## PWM_duty_cycle
module PWM_duty_cycle (
    input clk,            
    input rst,            
    input pwm_in,         
    output reg [7:0] duty_cycle   
);
For scale: roughly 7100 cells after synthesis, about 42 flip-flops, roughly 11 I/O pins, ~0.042 mm^2 of cells after synthesis.
Settings: LEC_CHECK=0, ABC_AREA=1, CAP_MARGIN=15, CELL_PAD_IN_SITES_DETAIL_PLACEMENT=0, CELL_PAD_IN_SITES_GLOBAL_PLACEMENT=0, CORE_ASPECT_RATIO=0.5, CORE_MARGIN=2, CORE_UTILIZATION=40, CTS_CLUSTER_DIAMETER=160, CTS_CLUSTER_SIZE=28, GPL_ROUTABILITY_DRIVEN=0, HOLD_SLACK_MARGIN=-0.05, MAX_ROUTING_LAYER=met5, PLACE_DENSITY_LB_ADDON=0.24, SETUP_SLACK_MARGIN=5.0, SLEW_MARGIN=20; clock period 154.0 ns.
run.sh (not shown) runs the stock make flow with config.mk's settings and CLKGATE_MAP_FILE=.
The starting point completed without violations.
Edit:
==> flow/config.mk (replaced) <==
export PLATFORM = sky130hd
export DESIGN_NAME = PWM_duty_cycle
export DESIGN_NICKNAME = PWM_duty_cycle
export VERILOG_FILES = /design/flow/design.v
export SDC_FILE = /design/flow/constraint.sdc
export NUM_CORES = 4
export LEC_CHECK = 0
export ABC_AREA = 1
export CAP_MARGIN = 20
export CORE_MARGIN = 2
export CORE_UTILIZATION = 72
export SLEW_MARGIN = 20
==> flow/constraint.sdc (replaced) <==
create_clock -name core_clock -period 111.0 [get_ports {clk}]
set_input_delay 22.2000 -clock core_clock [delete_from_list [all_inputs] [get_ports {clk}]]
set_output_delay 22.2000 -clock core_clock [all_outputs]
set_load 0.01 [all_outputs]
What happened:
- The new run went through all stages and came out clean
- clock-buffer cell count rises by 1
- cell count falls by 7.7%
- core utilization rises by 32 points
Edit:
--- a/flow/config.mk
+++ b/flow/config.mk
@@ -8 +7,0 @@
-export ABC_AREA = 1
@@ -11 +10,2 @@
-export CORE_UTILIZATION = 72
+export CORE_UTILIZATION = 40
+export SETUP_SLACK_MARGIN = 4.88
==> flow/constraint.sdc (replaced) <==
create_clock -name core_clock -period 104.0 [get_ports {clk}]
set_input_delay 20.8000 -clock core_clock [delete_from_list [all_inputs] [get_ports {clk}]]
set_output_delay 20.8000 -clock core_clock [all_outputs]
set_load 0.01 [all_outputs]
Outcome: Via count drops by 6.3%; count of clock-buffer cells in the layout drops by 1; cell count drops by 10%.
Edit:
--- a/flow/config.mk
+++ b/flow/config.mk
@@ -10,3 +10,3 @@
-export CORE_UTILIZATION = 40
-export SETUP_SLACK_MARGIN = 4.88
-export SLEW_MARGIN = 20
+export CORE_UTILIZATION = 68
+export SLEW_MARGIN = 5
+export TNS_END_PERCENT = 70
==> flow/constraint.sdc (replaced) <==
create_clock -name core_clock -period 110.0 [get_ports {clk}]
set_input_delay 22.0000 -clock core_clock [delete_from_list [all_inputs] [get_ports {clk}]]
set_output_delay 22.0000 -clock core_clock [all_outputs]
set_load 0.01 [all_outputs]
Non-clock buffer count goes down by 165; final area is lower by 7.0%; flip-flop count stays the same; wire length fell by about 6%; clock-buffer cell count does not change; via count went up by 0.94%; global-route usage goes up by 17 points; worst setup slack gets worse by 3.4 ns; worst hold slack improves by 0.015 ns.


PWM_duty_cycle again, from the RTL that the note above started with.
Settings: LEC_CHECK=0, CAP_MARGIN=20, CORE_MARGIN=2, CORE_UTILIZATION=71, PLACE_DENSITY=0.63, SLEW_MARGIN=20; clock period 110.0 ns.
The first run produced a clean layout.
Edit:
CORE_ASPECT_RATIO = 1.72   (was not set)
CORE_UTILIZATION = 45   (was 71)
GPL_ROUTABILITY_DRIVEN = 0   (was not set)
PLACE_DENSITY = not set   (was 0.63)
PLACE_DENSITY_LB_ADDON = 0.05   (was not set)
TNS_END_PERCENT = 10   (was not set)
After rerunning: Worst setup slack is better by 0.34 ns; count of clock-buffer cells in the layout stays the same.
Edit:
CORE_ASPECT_RATIO = not set   (was 1.72)
CORE_UTILIZATION = 40   (was 45)
GPL_ROUTABILITY_DRIVEN = not set   (was 0)
PLACE_DENSITY_LB_ADDON = not set   (was 0.05)
TNS_END_PERCENT = not set   (was 10)
Routed wire length falls by about 12%.
Design area barely changes.
Final cell count goes up by 1.8%.
Setup slack gets worse by 0.054 ns.
Edit:
CELL_PAD_IN_SITES_GLOBAL_PLACEMENT = 2   (was not set)
CORE_UTILIZATION = 68   (was 40)
PLACE_DENSITY_LB_ADDON = 0.2   (was not set)
SLEW_MARGIN = 5   (was 20)
TNS_END_PERCENT = 70   (was not set)
After rerunning: With this change the flow did not get past global placement without I/O (3_1_place_gp_skip_io) on FLW-0024. Die area decreases by well over a third. Area after synthesis stays the same. Synthesized cell count stays the same.
Edit:
CELL_PAD_IN_SITES_GLOBAL_PLACEMENT = not set   (was 2)
CORE_ASPECT_RATIO = 0.5   (was not set)
CORE_UTILIZATION = 32   (was 68)
CTS_CLUSTER_DIAMETER = 248   (was not set)
CTS_CLUSTER_SIZE = 10   (was not set)
PLACE_DENSITY_LB_ADDON = 0.05   (was 0.2)
SLEW_MARGIN = 20   (was 5)
TNS_END_PERCENT = 10   (was 70)
With this change the flow went through all stages and came out clean.
Die area went up by 110%.
Area after synthesis is unchanged.
Synthesized cell count stays the same.


== job 101 ==
The RTL this note starts from:
==> flow/design.v <==
module PWM_duty_cycle (
    input clk,            
    input rst,            
    input pwm_in,         
    output reg [7:0] duty_cycle   
);
    reg [15:0] high_count, total_count;   
    reg pwm_prev;        
    reg update_flag;     
    reg first_period;    
    always @(posedge clk or posedge rst) begin
        if (rst) begin
            high_count <= 0;
            total_count <= 0;
            duty_cycle <= 0;
            pwm_prev <= 0;
            update_flag <= 0;
            first_period <= 1;   
        end else begin
            total_count <= total_count + 1;
            if (pwm_in) high_count <= high_count + 1;
            if (pwm_prev && ~pwm_in) begin
                if (!first_period && total_count > 0) begin
                    duty_cycle <= (high_count * 100) / total_count;   
                end
                first_period <= 0;   
                high_count <= 0;
                total_count <= 0;
            end
            pwm_prev <= pwm_in;   
        end
    end
endmodule
==> flow/config.mk <==
export PLATFORM = sky130hd
export DESIGN_NAME = PWM_duty_cycle
export DESIGN_NICKNAME = PWM_duty_cycle
export VERILOG_FILES = /design/flow/design.v
export SDC_FILE = /design/flow/constraint.sdc
export NUM_CORES = 4
export LEC_CHECK = 0
export CAP_MARGIN = 20
export CELL_PAD_IN_SITES_DETAIL_PLACEMENT = 0
export CELL_PAD_IN_SITES_GLOBAL_PLACEMENT = 1
export CORE_ASPECT_RATIO = 0.66
export CORE_MARGIN = 7
export CORE_UTILIZATION = 52
export CTS_CLUSTER_SIZE = 16
export GPL_ROUTABILITY_DRIVEN = 0
export GPL_TIMING_DRIVEN = 1
export HOLD_SLACK_MARGIN = 0.2
export MAX_ROUTING_LAYER = met4
export MIN_ROUTING_LAYER = met2
export PLACE_DENSITY_LB_ADDON = 0.09
export SETUP_SLACK_MARGIN = 0.82
export SLEW_MARGIN = 20
==> flow/constraint.sdc <==
create_clock -name core_clock -period 179.0 [get_ports {clk}]
set_input_delay 35.8000 -clock core_clock [delete_from_list [all_inputs] [get_ports {clk}]]
set_output_delay 35.8000 -clock core_clock [all_outputs]
set_load 0.01 [all_outputs]
Seen in the log of job 101: GRT-0116 during global routing (5_1_grt), after which the run never completed.
Here is what was changed in the inputs of job 102 compared with job 101.
- putting TNS_END_PERCENT at 5 where nothing was set
- clearing CORE_ASPECT_RATIO, which used to be 0.66
- clearing MAX_ROUTING_LAYER, which used to be met4
- swapping 52 for 24 in CORE_UTILIZATION
- swapping 16 for 43 in CTS_CLUSTER_SIZE
- clearing GPL_TIMING_DRIVEN, which used to be 1
- swapping met2 for met1 in MIN_ROUTING_LAYER
- swapping 7 for 2 in CORE_MARGIN
- clearing GPL_ROUTABILITY_DRIVEN, which used to be 0
- clearing HOLD_SLACK_MARGIN, which used to be 0.2
- swapping 1 for 0 in CELL_PAD_IN_SITES_GLOBAL_PLACEMENT
- swapping 179.0 for 62.0 in the clock period (ns, I/O delays scaled along)
Results
Post-CTS setup buffer count (higher): job 102. Effective utilization at floorplan is higher on job 101. Taking job 101 as the reference, in job 102 die boundary width +about 16%, number of top-level design ports ~0 delta. [compare] base=job 101 new=job 102: worst setup timing slack at the placement stage decreased 93100 ps, number of flops mapped to enable cells by yosys saw little to no change. Against job 101, job 102 comes in 72% higher on height of the die. In job 102 the implementation ran to completion but is not tape-out ready, as the final checks report negative setup slack. Comparing job 102 and job 101, the lower core region area is on job 101. Per the comparison of job 102 with job 101, instance count after placement with tap cells included moved up; die size moved up.
Input-level comparison between job 103 and job 102:
- clearing TNS_END_PERCENT, which used to be 5
- swapping 0.82 for 4.86 in SETUP_SLACK_MARGIN
- swapping 24 for 71 in CORE_UTILIZATION
- swapping 43 for 50 in CTS_CLUSTER_SIZE
- swapping 0.09 for 0.29 in PLACE_DENSITY_LB_ADDON
- putting ABC_AREA at 1 where nothing was set
- swapping 62.0 for 41.1 in the clock period (ns, I/O delays scaled along)
Results
Job 103 failed in detailed placement (3_5_place_dp) with DPL-0038. Synthesized netlist cell count: job 103 > job 102. Job 103 against job 102; count of unique library cells instantiated by Yosys is down by more than half. Area reported by Yosys stat ended up 5.7% higher on job 103 than on job 102.
diff inputs: job 103 => job 104
- removing MIN_ROUTING_LAYER (formerly met1)
- removing CELL_PAD_IN_SITES_DETAIL_PLACEMENT (formerly 0)
- removing SETUP_SLACK_MARGIN (formerly 4.86)
- removing ABC_AREA (formerly 1)
- removing CELL_PAD_IN_SITES_GLOBAL_PLACEMENT (formerly 0)
- removing CTS_CLUSTER_SIZE (formerly 50)
- changing CORE_UTILIZATION from 71 to 63
- removing PLACE_DENSITY_LB_ADDON (formerly 0.29)
- changing the clock period (ns, I/O delays scaled along) from 41.1 to 111.0
Findings:
- Job 104: PASS, flow complete, no timing, DRC or antenna violations
- Against job 103, job 104 comes in 1519 lower on synthesized instance count.
- A dominant kind of combinational cell of simple AND/OR/NAND/NOR gates is what job 103 shows, while AND-OR/OR-AND gates belongs to job 104.
- Going from job 103 to job 104, synthesized-area fraction occupied by and/or/nand/nor cells shrinks by 17 points.
- Delta (job 104 minus job 103): synthesized area saw a decrease; share of synthesized area spent on multiplexers increased 4.7 points; global placer's final weighted congestion decreased by 4.9% relative to the old numbers.


Setup of exp/amber:
// PWM_duty_cycle: RTL as listed in full above, without the edits since
export LEC_CHECK = 0
export ABC_AREA = 1
export CAP_MARGIN = 20
export CELL_PAD_IN_SITES_DETAIL_PLACEMENT = 2
export CORE_MARGIN = 2
export CORE_UTILIZATION = 40
export MAX_ROUTING_LAYER = met4
export SLEW_MARGIN = 20
create_clock -name core_clock -period 154.0 [get_ports {clk}]
exp/amber never completed, since it errored out during detailed placement (3_5_place_dp).
Input-level comparison between exp/violet and exp/amber:
Settings: removing CELL_PAD_IN_SITES_DETAIL_PLACEMENT (formerly 2); changing CORE_UTILIZATION from 40 to 69; setting CTS_CLUSTER_SIZE to 72 for the first time; removing MAX_ROUTING_LAYER (formerly met4); changing the clock period (ns, I/O delays scaled along) from 154.0 to 46.2.
Compared exp/violet against exp/amber; synthesized cell count within noise.
[exp/violet] starting density of the core rose 30 points relative to exp/amber
Diff exp/amber -> exp/violet: standard cell core area fell by about 40%, vertical die size now sits lower.
On register share after synthesis, exp/violet and exp/amber are basically level.
exp/violet: it failed with a tool error in detailed placement (3_5_place_dp), so there are no final results.
Reported for exp/violet and exp/amber, Yosys chip area turned out identical to the last digit.
Measured against exp/violet, the die span in x of exp/amber comes out at 1.3 times the reference value.
From exp/amber to exp/violet the numbers moved as follows: die size down about 40%; synthesized area flat.
Input-level comparison between exp/juniper and exp/violet:
Settings: setting CORE_ASPECT_RATIO to 0.5 for the first time; setting TNS_END_PERCENT to 10 for the first time; removing ABC_AREA (formerly 1); changing CORE_UTILIZATION from 69 to 66; removing CTS_CLUSTER_SIZE (formerly 72); changing the clock period (ns, I/O delays scaled along) from 46.2 to 110.0.
### Flow results
exp/juniper: full flow OK, the timing, design-rule and antenna checks passed
Re number of storage elements in the synthesis netlist: no difference whatsoever between exp/violet and exp/juniper.
Post-synthesis cell type count: exp/juniper and exp/violet compared, higher one is exp/juniper
The number of standard cells reported by yosys of exp/juniper is lower than that of exp/violet.
Synthesized cell area: exp/juniper better than exp/violet
Compared with exp/violet, exp/juniper shows die outline area lower by about 0.9%.
exp/juniper vs. exp/violet: vertical die dimension down 29%; chip area estimate from yosys synthesis down 2300 um2; net count after synthesis down 20%.


RTL: the design.v shown in full above, as it stands there.
make LEC_CHECK=0 ABC_AREA=1 CAP_MARGIN=15 CORE_MARGIN=2 CORE_UTILIZATION=72 CTS_CLUSTER_DIAMETER=361 CTS_CLUSTER_SIZE=72 HOLD_SLACK_MARGIN=-0.1 SETUP_SLACK_MARGIN=3.08 SLEW_MARGIN=20 finish   # period 46.2 ns
The baseline ended with an error in 3_5_place_dp, error DPL-0038.
Edit:
==> flow/config.mk (replaced) <==
export PLATFORM = sky130hd
export DESIGN_NAME = PWM_duty_cycle
export DESIGN_NICKNAME = PWM_duty_cycle
export VERILOG_FILES = /design/flow/design.v
export SDC_FILE = /design/flow/constraint.sdc
export NUM_CORES = 4
export LEC_CHECK = 0
export CAP_MARGIN = 20
export CORE_MARGIN = 2
export CORE_UTILIZATION = 65
export MAX_ROUTING_LAYER = met4
export SLEW_MARGIN = 20
==> flow/constraint.sdc (replaced) <==
create_clock -name core_clock -period 84.0 [get_ports {clk}]
set_input_delay 16.8000 -clock core_clock [delete_from_list [all_inputs] [get_ports {clk}]]
set_output_delay 16.8000 -clock core_clock [all_outputs]
set_load 0.01 [all_outputs]
What happened: With this change the flow produced a layout that fails on setup timing. Area after synthesis falls by 5.4%. Die size went up by 4.7%. Synthesized cell count decreases by 21%.
Edit:
--- a/flow/config.mk
+++ b/flow/config.mk
@@ -8,5 +8,9 @@
 export CAP_MARGIN = 20
 export CORE_MARGIN = 2
-export CORE_UTILIZATION = 65
+export CORE_UTILIZATION = 72
+export CTS_CLUSTER_DIAMETER = 351
+export CTS_CLUSTER_SIZE = 34
+export GPL_ROUTABILITY_DRIVEN = 0
+export HOLD_SLACK_MARGIN = -0.1
 export MAX_ROUTING_LAYER = met4
 export SLEW_MARGIN = 20
- The changed run aborted during 5_1_grt
- synthesized area stays the same
- die area decreases by roughly a tenth
- synthesized cell count does not change
Edit:
==> flow/config.mk (replaced) <==
export PLATFORM = sky130hd
export DESIGN_NAME = PWM_duty_cycle
export DESIGN_NICKNAME = PWM_duty_cycle
export VERILOG_FILES = /design/flow/design.v
export SDC_FILE = /design/flow/constraint.sdc
export NUM_CORES = 4
export LEC_CHECK = 0
export ABC_AREA = 1
export CAP_MARGIN = 20
export CORE_MARGIN = 2
export CORE_UTILIZATION = 72
export PLACE_DENSITY = 0.38
export SLEW_MARGIN = 20
export TNS_END_PERCENT = 10
==> flow/constraint.sdc (replaced) <==
create_clock -name core_clock -period 65.2 [get_ports {clk}]
set_input_delay 13.0400 -clock core_clock [delete_from_list [all_inputs] [get_ports {clk}]]
set_output_delay 13.0400 -clock core_clock [all_outputs]
set_load 0.01 [all_outputs]
Effect: This time the run finished with setup timing left; synthesized cell count goes up by 27%; die size goes up by 5.6%; area after synthesis goes up by 5.7%.
Edit:
--- a/flow/config.mk
+++ b/flow/config.mk
@@ -10,4 +10,6 @@
 export CORE_MARGIN = 2
 export CORE_UTILIZATION = 72
+export CTS_CLUSTER_DIAMETER = 378
+export CTS_CLUSTER_SIZE = 100
 export PLACE_DENSITY = 0.38
 export SLEW_MARGIN = 20
Result: The new run reached the layout checks and failed them: setup timing. Wire length does not change. Setup slack stays the same. Synthesized area does not change. Synthesized cell count is unchanged.
